==> flow/design.v (excerpt) <==
module bitcruncher_dp(
    input         clk,
    input         rst_n,
    input  [21:0] ctrl,             
    input  [15:0] MBR_in_memory,
    output [7:0]  MAR_out_memory,
    output [15:0] MBR_out_memory,
    output [7:0]  IR_out,
    output [3:0]  ALUflags
    );
Settings: LEC_CHECK=0, ABC_AREA=1, CAP_MARGIN=20, CORE_ASPECT_RATIO=0.5, CORE_MARGIN=2, CORE_UTILIZATION=59, CTS_CLUSTER_DIAMETER=107, CTS_CLUSTER_SIZE=97, GPL_ROUTABILITY_DRIVEN=0, HOLD_SLACK_MARGIN=0.27, PLACE_DENSITY=0.42, SLEW_MARGIN=20, TNS_END_PERCENT=25; clock period 40.0 ns.
run.sh (not shown) runs the stock make flow with config.mk's settings and CLKGATE_MAP_FILE=.
The starting point ran to the end with no violations.
Then changed:
ABC_AREA = unset   (was 1)
CORE_ASPECT_RATIO = unset   (was 0.5)
CORE_UTILIZATION = 65   (was 59)
CTS_CLUSTER_DIAMETER = 341   (was 107)
CTS_CLUSTER_SIZE = unset   (was 97)
GPL_ROUTABILITY_DRIVEN = unset   (was 0)
HOLD_SLACK_MARGIN = unset   (was 0.27)
PLACE_DENSITY = unset   (was 0.42)
TNS_END_PERCENT = unset   (was 25)
clock period = 26.2 ns   (was 40.0 ns; I/O delays follow)
Outcome: The new run finished but fails on negative setup slack. Die area went down by 13%. Via count climbs by 17%. Final area goes up by 15%. Clock skew goes up by 0.010 ns. Global-route usage came out higher by 12 points. Hold slack improved by 0.036 ns.
Then changed:
CORE_UTILIZATION = 40   (was 65)
CTS_CLUSTER_DIAMETER = unset   (was 341)
clock period = 35.5 ns   (was 26.2 ns; I/O delays follow)
The changed run went through all stages and came out clean.
Worst setup slack improves by 4.8 ns.
Global-route usage went down by 21 points.
Synthesized area stays the same.
Clock-buffer cell count does not change.
Critical path depth went down by 13.

The RTL this note starts from:
==> flow/design.v <==
`timescale 1ns / 1ps
module ALU_ACC(
    input         clk,
    input         rst_n,
    input         C8,     
    input         C9,     
    input         C13,    
    input         C15,    
    input         C16,    
    input         C17,    
    input         C18,    
    input         C19,    
    input         C20,    
    input         C21,    
    input  [15:0] BR_out,
    output [15:0] ALU_out,
    output reg [3:0] ALUflags  
    );
    reg [15:0] ACC;
    assign ALU_out = ACC;
    wire signed [15:0] sACC = ACC;
    wire signed [15:0] sBR  = BR_out;
    wire signed [31:0] prod = sACC * sBR;
    wire [16:0] sum  = {1'b0, ACC} + {1'b0, BR_out};
    wire [16:0] diff = {1'b0, ACC} - {1'b0, BR_out};
    wire [15:0] quot = (BR_out == 16'b0) ? 16'hFFFF : ACC / BR_out;
    reg  [15:0] res;
    always @(*) begin
        if (C17)      res = ACC >> 1;
        else if (C18) res = ACC << 1;
        else if (C19) res = ACC & BR_out;
        else if (C20) res = ACC | BR_out;
        else          res = ~ACC;
    end
    always @(posedge clk or negedge rst_n) begin
        if (!rst_n) begin
            ACC      <= 16'b0;
            ALUflags <= 4'b0;
        end
        else begin
            if (C8) begin
                ACC      <= 16'b0;
                ALUflags <= {1'b1, 3'b0};
            end
            else if (C9) begin
                ACC <= sum[15:0];
                ALUflags[3] <= (sum[15:0] == 16'b0);
                ALUflags[2] <= sum[16];
                ALUflags[1] <= (ACC[15] == BR_out[15]) && (sum[15] != ACC[15]);
                ALUflags[0] <= sum[15];
            end
            else if (C13) begin
                ACC <= diff[15:0];
                ALUflags[3] <= (diff[15:0] == 16'b0);
                ALUflags[2] <= (ACC < BR_out);
                ALUflags[1] <= (ACC[15] != BR_out[15]) && (diff[15] != ACC[15]);
                ALUflags[0] <= diff[15];
            end
            else if (C15) begin
                ACC <= prod[15:0];
                ALUflags[3] <= (prod[15:0] == 16'b0);
                ALUflags[2] <= 1'b0;
                ALUflags[1] <= (prod[31:16] != {16{prod[15]}});
                ALUflags[0] <= prod[15];
            end
            else if (C16) begin
                ACC <= quot;
                ALUflags[3] <= (quot == 16'b0);
                ALUflags[2] <= 1'b0;
                ALUflags[1] <= 1'b0;
                ALUflags[0] <= quot[15];
            end
            else if (C17 | C18 | C19 | C20 | C21) begin
                ACC <= res;
                ALUflags[3] <= (res == 16'b0);
                ALUflags[2] <= 1'b0;
                ALUflags[1] <= 1'b0;
                ALUflags[0] <= res[15];
            end
        end
    end
endmodule
`timescale 1ns / 1ps
    module BR(
    input clk,
    input rst_n,
    input C7,
    input [15:0] MBR_out,
    output [15:0] BR_out
    );
    reg [15:0] BRr;
    assign BR_out = BRr;
    always@(posedge clk or negedge rst_n) begin
        if(!rst_n) begin
            BRr <= 16'b0;
        end
        else begin
            if(C7) begin
                BRr <= MBR_out;  
            end
            else begin
                BRr <= BRr;
            end
        end
    end
endmodule
`timescale 1ns / 1ps
module IR(
    input clk,
    input rst_n,
    input C4,
    input [15:0] MBR_out,
    output [7:0] IR_out
    );
    reg [7:0] IRr;
    assign IR_out = IRr;
    always@(posedge clk or negedge rst_n) begin
        if(!rst_n) begin
            IRr <= 8'b0;
        end
        else begin
            if(C4) begin
                IRr <= MBR_out[15:8];
            end
            else begin
                IRr <= IRr;
            end
        end
    end
endmodule
`timescale 1ns / 1ps
module MAR(
    input clk,
    input rst_n,
    input C5,
    input C10,
    input [15:0] MBR_out,
    input [7:0] PC_out,
    output [7:0] MAR_out_memory
    );
    reg [7:0] MARr;
    assign MAR_out_memory = MARr;
    always@(posedge clk or negedge rst_n) begin
        if(!rst_n) begin
            MARr <= 8'b0;
        end
        else begin
            if(C5) begin
                MARr <= MBR_out[7:0];
            end
            else if(C10) begin
                MARr <= PC_out;
            end
            else begin
                MARr <= MARr;
            end
        end
    end
endmodule
`timescale 1ns / 1ps
module MBR(
    input clk,
    input rst_n,
    input C3,
    input C11,
    input C12,
    input [15:0] ALU_out,
    input [15:0] MBR_in_memory,
    output [15:0] MBR_out,
    output reg [15:0] MBR_out_memory
    );
    reg [15:0] MBRr;
    assign MBR_out = MBRr;
    always@(posedge clk or negedge rst_n) begin
        if(!rst_n) begin
            MBRr <= 16'b0;
        end
        else begin
            if(C3) begin
                MBRr <= MBR_in_memory;
            end
            else if(C12) begin
                MBRr <= ALU_out;
            end
            else begin
                MBRr <= MBRr;
            end
            if(C11) begin
                MBR_out_memory <= MBRr;
            end
        end
    end
endmodule
`timescale 1ns / 1ps
module PC(
    input clk,
    input rst_n,
    input C6,
    input C14,
    input [15:0] MBR_out,
    output [7:0] PC_out
    );
    reg [7:0] PCr;
    assign PC_out = PCr;
    always@(posedge clk or negedge rst_n) begin
        if(!rst_n) begin
            PCr <= 8'b0;
        end
        else begin
            if(C14) begin
                PCr <= MBR_out[15:8];  
            end
            else if(C6) begin
                PCr <= PCr + 1'b1;  
            end
            else begin
                PCr <= PCr;
            end
        end
    end
endmodule
`timescale 1ns / 1ps
module bitcruncher_dp(
    input         clk,
    input         rst_n,
    input  [21:0] ctrl,             
    input  [15:0] MBR_in_memory,
    output [7:0]  MAR_out_memory,
    output [15:0] MBR_out_memory,
    output [7:0]  IR_out,
    output [3:0]  ALUflags
    );
    wire [21:0] Control_Signals = ctrl;
    wire [15:0] MBR_out;
    wire [15:0] BR_out;
    wire [15:0] ALU_out;
    wire [7:0]  PC_out;
    MAR u_MAR(
    .clk     ( clk     ),
    .rst_n   ( rst_n   ),
    .C5      ( Control_Signals[5]  ),
    .C10     ( Control_Signals[10] ),
    .MBR_out ( MBR_out ),
    .PC_out  ( PC_out  ),
    .MAR_out_memory ( MAR_out_memory )
    );
    MBR u_MBR(
    .clk           ( clk           ),
    .rst_n         ( rst_n         ),
    .C3            ( Control_Signals[3]  ),
    .C11           ( Control_Signals[11] ),
    .C12           ( Control_Signals[12] ),
    .ALU_out       ( ALU_out       ),
    .MBR_in_memory ( MBR_in_memory ),
    .MBR_out       ( MBR_out       ),
    .MBR_out_memory ( MBR_out_memory )
    );
    ALU_ACC u_ALU_ACC(
    .clk     ( clk     ),
    .rst_n   ( rst_n   ),
    .C8      ( Control_Signals[8]  ),
    .C9      ( Control_Signals[9]  ),
    .C13     ( Control_Signals[13] ),
    .C15     ( Control_Signals[15] ),
    .C16     ( Control_Signals[16] ),
    .C17     ( Control_Signals[17] ),
    .C18     ( Control_Signals[18] ),
    .C19     ( Control_Signals[19] ),
    .C20     ( Control_Signals[20] ),
    .C21     ( Control_Signals[21] ),
    .BR_out  ( BR_out  ),
    .ALU_out ( ALU_out ),
    .ALUflags ( ALUflags )
    );
    PC u_PC(
    .clk     ( clk     ),
    .rst_n   ( rst_n   ),
    .C6      ( Control_Signals[6]  ),
    .C14     ( Control_Signals[14] ),
    .MBR_out ( MBR_out ),
    .PC_out  ( PC_out  )
    );
    IR u_IR(
    .clk     ( clk     ),
    .rst_n   ( rst_n   ),
    .C4      ( Control_Signals[4] ),
    .MBR_out ( MBR_out ),
    .IR_out  ( IR_out  )
    );
    BR u_BR(
    .clk     ( clk     ),
    .rst_n   ( rst_n   ),
    .C7      ( Control_Signals[7] ),
    .MBR_out ( MBR_out ),
    .BR_out  ( BR_out  )
    );
endmodule
export LEC_CHECK = 0
export CAP_MARGIN = 10
export CORE_MARGIN = 2
export CORE_UTILIZATION = 66
export CTS_CLUSTER_SIZE = 39
export GPL_ROUTABILITY_DRIVEN = 1
export MAX_ROUTING_LAYER = met4
export SETUP_SLACK_MARGIN = 3.35
export SLEW_MARGIN = 20
export TNS_END_PERCENT = 75
create_clock -name core_clock -period 23.7 [get_ports {clk}]
The baseline did not get past 5_1_grt.
Next try:
- CAP_MARGIN: 10 -> 40
- CORE_UTILIZATION: 66 -> 68
- CTS_CLUSTER_DIAMETER: not set -> 29
- CTS_CLUSTER_SIZE: 39 -> 24
- SETUP_SLACK_MARGIN: 3.35 -> 2.29
- clock period: 23.7 -> 27.1 ns (I/O delays scaled with it)
Effect: With this change the flow finished with negative setup slack left. Die area decreases by a few percent. Synthesized cell count stays the same. Area after synthesis is unchanged.
